## agc_ref_correction
module agc_ref_correction(
	input signed [11:0] ip_data, 
	input ip_clock,
	input ip_reset, 
	output [11:0] op_data
);
Size: roughly 2200 cells after synthesis, ~460 flip-flops, roughly 26 I/O pins, about 0.028 sq mm of cells after synthesis.
==> flow/config.mk <==
export PLATFORM = sky130hd
export DESIGN_NAME = agc_ref_correction
export DESIGN_NICKNAME = agc_ref_correction
export VERILOG_FILES = /design/flow/design.v
export SDC_FILE = /design/flow/constraint.sdc
export NUM_CORES = 4
export LEC_CHECK = 0
export ABC_AREA = 0
export CAP_MARGIN = 40
export CELL_PAD_IN_SITES_GLOBAL_PLACEMENT = 2
export CORE_MARGIN = 2
export CORE_UTILIZATION = 61
export MIN_ROUTING_LAYER = met2
export PLACE_DENSITY = 0.93
export SETUP_SLACK_MARGIN = 1.37
export SLEW_MARGIN = 20
==> flow/constraint.sdc <==
create_clock -name core_clock -period 6.07 [get_ports {ip_clock}]
set_input_delay 1.2140 -clock core_clock [delete_from_list [all_inputs] [get_ports {ip_clock}]]
set_output_delay 1.2140 -clock core_clock [all_outputs]
set_load 0.01 [all_outputs]
run.sh (not shown) runs the stock make flow with config.mk's settings and CLKGATE_MAP_FILE=.
The baseline completed and failed the layout checks on design-rule violations, negative setup slack.
Change:
==> flow/config.mk (replaced) <==
export PLATFORM = sky130hd
export DESIGN_NAME = agc_ref_correction
export DESIGN_NICKNAME = agc_ref_correction
export VERILOG_FILES = /design/flow/design.v
export SDC_FILE = /design/flow/constraint.sdc
export NUM_CORES = 4
export LEC_CHECK = 0
export CAP_MARGIN = 20
export CORE_MARGIN = 2
export CORE_UTILIZATION = 67
export PLACE_DENSITY = 0.6
export SLEW_MARGIN = 20
==> flow/constraint.sdc (replaced) <==
create_clock -name core_clock -period 7.19 [get_ports {ip_clock}]
set_input_delay 1.4380 -clock core_clock [delete_from_list [all_inputs] [get_ports {ip_clock}]]
set_output_delay 1.4380 -clock core_clock [all_outputs]
set_load 0.01 [all_outputs]
Outcome:
- This time the run reached the layout checks and failed them: negative setup slack
- register-to-register slack improves by 1.2 ns
- setup slack improves by 1.2 ns
- die size shrinks by 8.8%
- global-route usage shrinks by 9.7 points
- fmax grows by 1.0%
Change:
--- a/flow/config.mk
+++ b/flow/config.mk
@@ -9,3 +9,3 @@
 export CORE_MARGIN = 2
-export CORE_UTILIZATION = 67
+export CORE_UTILIZATION = 40
 export PLACE_DENSITY = 0.6
==> flow/constraint.sdc (replaced) <==
create_clock -name core_clock -period 10.0 [get_ports {ip_clock}]
set_input_delay 2.0000 -clock core_clock [delete_from_list [all_inputs] [get_ports {ip_clock}]]
set_output_delay 2.0000 -clock core_clock [all_outputs]
set_load 0.01 [all_outputs]
Result: This time the run completed without violations; hold slack improved by 0.016 ns; synthesized area stays the same; wire length climbs by 2.5%; final area barely changes; global-route usage drops by 10 points; critical path depth does not change; via count fell by 0.81%; die area rose by 66%.
Change:
--- a/flow/config.mk
+++ b/flow/config.mk
@@ -9,3 +9,3 @@
 export CORE_MARGIN = 2
-export CORE_UTILIZATION = 40
+export CORE_UTILIZATION = 44
 export PLACE_DENSITY = 0.6
==> flow/constraint.sdc (replaced) <==
create_clock -name core_clock -period 5.67 [get_ports {ip_clock}]
set_input_delay 1.1340 -clock core_clock [delete_from_list [all_inputs] [get_ports {ip_clock}]]
set_output_delay 1.1340 -clock core_clock [all_outputs]
set_load 0.01 [all_outputs]
Effect:
- The changed run completed, yet does not pass: negative setup slack
- clock-buffer cell count increases by 3
- core utilization rises by 7.7 points
- worst hold slack degrades by 0.014 ns
- clock skew came out higher by 0.0081 ns
- global-route usage grows by 2.5 points
- sequential share of layout area went down by 2.1 points
- area after synthesis is unchanged
- cell area went up by 5.9%
Change:
--- a/flow/config.mk
+++ b/flow/config.mk
@@ -9,3 +9,3 @@
 export CORE_MARGIN = 2
-export CORE_UTILIZATION = 44
+export CORE_UTILIZATION = 53
 export PLACE_DENSITY = 0.6
==> flow/constraint.sdc (replaced) <==
create_clock -name core_clock -period 7.98 [get_ports {ip_clock}]
set_input_delay 1.5960 -clock core_clock [delete_from_list [all_inputs] [get_ports {ip_clock}]]
set_output_delay 1.5960 -clock core_clock [all_outputs]
set_load 0.01 [all_outputs]
Now the flow passed the timing, design-rule and antenna checks.
Hold slack hardly moves.
First-iteration DRC count rises by 17%.
Global-route usage rises by 1.7 points.
Setup slack is better by 2.1 ns.
Change:
--- a/flow/config.mk
+++ b/flow/config.mk
@@ -7,6 +7,8 @@
 export LEC_CHECK = 0
+export ABC_AREA = 1
 export CAP_MARGIN = 20
 export CORE_MARGIN = 2
-export CORE_UTILIZATION = 53
-export PLACE_DENSITY = 0.6
+export CORE_UTILIZATION = 72
+export CTS_CLUSTER_SIZE = 14
+export PLACE_DENSITY_LB_ADDON = 0.08
 export SLEW_MARGIN = 20
==> flow/constraint.sdc (replaced) <==
create_clock -name core_clock -period 6.0 [get_ports {ip_clock}]
set_input_delay 1.2000 -clock core_clock [delete_from_list [all_inputs] [get_ports {ip_clock}]]
set_output_delay 1.2000 -clock core_clock [all_outputs]
set_load 0.01 [all_outputs]
Result: The changed run finished with negative setup slack left. Non-clock buffer count climbs by 110. Count of clock-buffer cells in the layout falls by 4. Final cell count increases by 10%. Synthesized cell count grows by 17%. Synthesized area rose by 3.6%. Final area increases by 6.6%. First-iteration DRC count goes up by 36%. Clock skew climbs by 0.0053 ns.

---

Starting RTL as in the previous note.
clock: 10.0 ns
lec_check: 0
cap_margin: 15
cell_pad_in_sites_detail_placement: 1
core_margin: 6
core_utilization: 40
cts_cluster_size: 37
gpl_timing_driven: 0
max_routing_layer: met4
place_density_lb_addon: 0.08
slew_margin: 20
Rerun with:
CELL_PAD_IN_SITES_DETAIL_PLACEMENT = 2   (was 1)
CELL_PAD_IN_SITES_GLOBAL_PLACEMENT = 2   (was unset)
CORE_MARGIN = 5   (was 6)
MAX_ROUTING_LAYER = met5   (was met4)
PLACE_DENSITY_LB_ADDON = 0.29   (was 0.08)
SETUP_SLACK_MARGIN = -0.38   (was unset)
SLEW_MARGIN = 10   (was 20)
TNS_END_PERCENT = 85   (was unset)
Clock skew rises by 0.036 ns.
Die area falls by about 1.4%.
Routed wire length rises by about 18%.
Global-route usage rises by 2.5 points.
Register-to-register slack is worse by 0.33 ns.
Rerun with:
CAP_MARGIN = 20   (was 15)
CELL_PAD_IN_SITES_DETAIL_PLACEMENT = unset   (was 2)
CELL_PAD_IN_SITES_GLOBAL_PLACEMENT = unset   (was 2)
CORE_MARGIN = 2   (was 5)
CTS_CLUSTER_SIZE = unset   (was 37)
GPL_TIMING_DRIVEN = unset   (was 0)
MAX_ROUTING_LAYER = unset   (was met5)
PLACE_DENSITY = 0.6   (was unset)
PLACE_DENSITY_LB_ADDON = unset   (was 0.29)
SETUP_SLACK_MARGIN = unset   (was -0.38)
SLEW_MARGIN = 20   (was 10)
TNS_END_PERCENT = unset   (was 85)
clock period = 9.98 ns   (was 10.0 ns; I/O delays follow)
The changed run went through all stages and came out clean.
Hold slack gets better by 0.0041 ns.
Setup slack gets better by 0.56 ns.
Rerun with:
ABC_AREA = 1   (was unset)
CORE_UTILIZATION = 72   (was 40)
PLACE_DENSITY = unset   (was 0.6)
PLACE_DENSITY_LB_ADDON = 0.01   (was unset)
SETUP_SLACK_MARGIN = 1.17   (was unset)
clock period = 4.44 ns   (was 9.98 ns; I/O delays follow)
The new run finished but fails on negative setup slack; via count is higher by 32%; register-to-register slack got worse by 4.8 ns; maximum frequency is higher by 11%.

---

Starting RTL as in the previous note.
clock: 6.01 ns
lec_check: 0
abc_area: 0
cap_margin: 20
cell_pad_in_sites_detail_placement: 0
core_aspect_ratio: 0.94
core_margin: 2
core_utilization: 71
place_density_lb_addon: 0.27
setup_slack_margin: -0.49
slew_margin: 20
tns_end_percent: 10
The starting point reached the layout checks and failed them: setup timing.
Rerun with:
- ABC_AREA: 0 -> default
- CELL_PAD_IN_SITES_DETAIL_PLACEMENT: 0 -> default
- CORE_ASPECT_RATIO: 0.94 -> default
- CORE_UTILIZATION: 71 -> 61
- PLACE_DENSITY_LB_ADDON: 0.27 -> default
- SETUP_SLACK_MARGIN: -0.49 -> 0.07
- TNS_END_PERCENT: 10 -> default
- clock period: 6.01 -> 5.28 ns (I/O delays scaled with it)
The new run completed and failed the layout checks on setup timing.
Die area rises by about 16%.
Cell area rises by about 3.2%.
Worst setup slack degrades by 0.46 ns.
Worst hold slack gets worse by 0.0040 ns.
First-iteration DRC count came out lower by about 34%.
Rerun with:
- ABC_AREA: default -> 1
- CORE_UTILIZATION: 61 -> 72
- PLACE_DENSITY: default -> 0.6
- SETUP_SLACK_MARGIN: 0.07 -> default
- clock period: 5.28 -> 4.44 ns (I/O delays scaled with it)
Effect: The changed run completed and failed the layout checks on setup timing. Global-route usage grows by 11 points. Worst setup slack gets worse by 0.36 ns.
Rerun with:
- ABC_AREA: 1 -> default
- CORE_UTILIZATION: 72 -> 70
- clock period: 4.44 -> 6.04 ns (I/O delays scaled with it)
The changed run reached the layout checks and failed them: setup timing; hold slack gains 0.0045 ns; clock skew is about the same; via count went down by 17%; global-route usage went down by 6.7 points; count of clock-buffer cells in the layout went up by 5; core utilization went down by 7.1 points; wire length went down by 25%.

---

Setup of run A:
agc_ref_correction again, from the RTL that the note above started with.
==> flow/design.v (excerpt) <==
module agc_ref_correction(
	input signed [11:0] ip_data, 
	input ip_clock,
	input ip_reset, 
	output [11:0] op_data
);
make LEC_CHECK=0 CAP_MARGIN=0 CELL_PAD_IN_SITES_DETAIL_PLACEMENT=1 CORE_ASPECT_RATIO=0.61 CORE_MARGIN=5 CORE_UTILIZATION=40 CTS_CLUSTER_DIAMETER=98 MAX_ROUTING_LAYER=met5 PLACE_DENSITY_LB_ADDON=0.05 SETUP_SLACK_MARGIN=-0.54 SLEW_MARGIN=20 TNS_END_PERCENT=15 finish   # period 10.0 ns
What run B does differently from run A at the input level:
- swapping 5 for 4 in CORE_MARGIN
- clearing CORE_ASPECT_RATIO, which used to be 0.61
- swapping 0.05 for 0.08 in PLACE_DENSITY_LB_ADDON
- clearing TNS_END_PERCENT, which used to be 15
- putting CELL_PAD_IN_SITES_GLOBAL_PLACEMENT at 2 where nothing was set
- swapping met5 for met4 in MAX_ROUTING_LAYER
- swapping 0 for 15 in CAP_MARGIN
- swapping 1 for 2 in CELL_PAD_IN_SITES_DETAIL_PLACEMENT
- clearing CTS_CLUSTER_DIAMETER, which used to be 98
- clearing SETUP_SLACK_MARGIN, which used to be -0.54
- putting CTS_CLUSTER_SIZE at 37 where nothing was set
- putting GPL_TIMING_DRIVEN at 0 where nothing was set
==> comparison <==
- Cmp run A and run B / worst setup slack / lower: run B
- Compared with run A, in run B register-to-register slack down 0.47 ns; sequential share of layout area lower.
- Compared with run A, run B shows final cell area excluding filler cells higher by 0.62%.
- Wire: run B routes more than run A
- Instance count on the critical path (run B vs. run A) increases by more than 10%
- Number of buffers outside the clock class in the layout: run B higher than run A
- In run B, the area added between synthesis and finish came out 0.69 points above the value in run A.
### run B -> run C
- a change of PLACE_DENSITY_LB_ADDON from 0.08 to 0.05
- a change of CORE_MARGIN from 4 to 5
- a deleted CTS_CLUSTER_SIZE that had been 37
- an added CORE_ASPECT_RATIO of 0.61
- a change of CAP_MARGIN from 15 to 0
- a change of MAX_ROUTING_LAYER from met4 to met5
- a deleted GPL_TIMING_DRIVEN that had been 0
- an added TNS_END_PERCENT of 95
- an added SETUP_SLACK_MARGIN of -0.54
- a deleted CELL_PAD_IN_SITES_GLOBAL_PLACEMENT that had been 2
- an added CTS_CLUSTER_DIAMETER of 218
- a change of CELL_PAD_IN_SITES_DETAIL_PLACEMENT from 2 to 1
### Flow results
Run B → run C: multiplexer share of the synthesized area essentially unchanged. Wire: run C routes less than run B. Against run B as the reference, run C delivers a lower design area.
For run D, these inputs were changed with respect to run C:
- a deleted CELL_PAD_IN_SITES_DETAIL_PLACEMENT that had been 1
- a change of CORE_MARGIN from 5 to 6
- a deleted SETUP_SLACK_MARGIN that had been -0.54
- a change of PLACE_DENSITY_LB_ADDON from 0.05 to 0.08
- a deleted CTS_CLUSTER_DIAMETER that had been 218
- a deleted CORE_ASPECT_RATIO that had been 0.61
- a change of MAX_ROUTING_LAYER from met5 to met4
- an added GPL_TIMING_DRIVEN of 0
- a deleted TNS_END_PERCENT that had been 95
Re flop-to-flop setup slack: run C and run D aren't equal, and the lower value belongs to run D.
From run C to run D the numbers moved as follows: die area increased 940 sq um; number of global-route vias before repair decreased 2.2%.
All of run C and run D finish clean.
| wire length of the first global-routing pass | run D vs run C | better |
Run D vs. run C: arrival time reported for the critical path endpoint saw an increase, placement row count saw an increase.
Minimum hold slack (run D over run C): decrease, 0.028 ns
Run D against run C: final-layout fill cell count dropped 818, routed wire length dropped about 12%.

---

## amber
Starting RTL as in the previous note.
Settings: LEC_CHECK=0, ABC_AREA=1, CAP_MARGIN=20, CELL_PAD_IN_SITES_DETAIL_PLACEMENT=1, CORE_ASPECT_RATIO=0.57, CORE_MARGIN=2, CORE_UTILIZATION=32, CTS_CLUSTER_SIZE=62, MIN_ROUTING_LAYER=met2, PLACE_DENSITY_LB_ADDON=0.27, SETUP_SLACK_MARGIN=2.04, SLEW_MARGIN=20, TNS_END_PERCENT=10; clock period 9.01 ns.
amber: full flow OK, the timing, design-rule and antenna checks passed
Setup changes, amber to quartz
# amber
export LEC_CHECK = 0
export ABC_AREA = 1
export CAP_MARGIN = 20
export CELL_PAD_IN_SITES_DETAIL_PLACEMENT = 1
export CORE_ASPECT_RATIO = 0.57
export CORE_MARGIN = 2
export CORE_UTILIZATION = 32
export CTS_CLUSTER_SIZE = 62
export MIN_ROUTING_LAYER = met2
export PLACE_DENSITY_LB_ADDON = 0.27
export SETUP_SLACK_MARGIN = 2.04
export SLEW_MARGIN = 20
export TNS_END_PERCENT = 10
create_clock -name core_clock -period 9.01 [get_ports {ip_clock}]
# quartz
export LEC_CHECK = 0
export ABC_AREA = 1
export CAP_MARGIN = 20
export CORE_MARGIN = 2
export CORE_UTILIZATION = 72
export PLACE_DENSITY_LB_ADDON = 0.01
export SLEW_MARGIN = 20
create_clock -name core_clock -period 6.24 [get_ports {ip_clock}]
quartz: all stages done; final checks FAILED (negative setup slack).
quartz — sequential share of layout area 0.70 points lower, amber as reference
Looking only at core utilization, and setting everything else aside, the lower value of amber and quartz goes to amber.
Number of clock buffer instances in the layout: quartz vs amber down about 6%
Global router's overall resource usage was higher in quartz than in amber.
Between amber and quartz, the flow reports count of standard-cell rows decreasing by more than 10%.
Looking at number of logic stages on the critical path including buffering, quartz sits 2 lower than amber does.
Changes in nickel relative to quartz:
# quartz
export LEC_CHECK = 0
export ABC_AREA = 1
export CAP_MARGIN = 20
export CORE_MARGIN = 2
export CORE_UTILIZATION = 72
export PLACE_DENSITY_LB_ADDON = 0.01
export SLEW_MARGIN = 20
create_clock -name core_clock -period 6.24 [get_ports {ip_clock}]
# nickel
export LEC_CHECK = 0
export ABC_AREA = 1
export CAP_MARGIN = 20
export CORE_MARGIN = 2
export CORE_UTILIZATION = 72
export PLACE_DENSITY_LB_ADDON = 0.01
export SETUP_SLACK_MARGIN = 1.88
export SLEW_MARGIN = 20
create_clock -name core_clock -period 7.19 [get_ports {ip_clock}]
==> comparison <==
Comparing nickel and quartz, the one run not ending clean was quartz.
Clock buffer instance count of the final layout, nickel and quartz: lower on quartz
quartz → nickel: wire length dropped 5400 um.
## Diff of input files: maple against nickel
# nickel
export LEC_CHECK = 0
export ABC_AREA = 1
export CAP_MARGIN = 20
export CORE_MARGIN = 2
export CORE_UTILIZATION = 72
export PLACE_DENSITY_LB_ADDON = 0.01
export SETUP_SLACK_MARGIN = 1.88
export SLEW_MARGIN = 20
create_clock -name core_clock -period 7.19 [get_ports {ip_clock}]
# maple
export LEC_CHECK = 0
export ABC_AREA = 1
export CAP_MARGIN = 20
export CORE_MARGIN = 2
export CORE_UTILIZATION = 72
export CTS_CLUSTER_DIAMETER = 103
export PLACE_DENSITY_LB_ADDON = 0.01
export SETUP_SLACK_MARGIN = -0.28
export SLEW_MARGIN = 20
create_clock -name core_clock -period 5.66 [get_ports {ip_clock}]
Results
The flow for maple finished, though final verification flagged negative setup slack. Looking only at fmax, and setting everything else aside, the lower value of nickel and maple goes to maple. maple falls short of nickel in wire length. The global-route usage in maple sits 1.8 points above the value recorded for nickel. Comparing nickel and maple, the lower clock-buffer cell count is on maple.
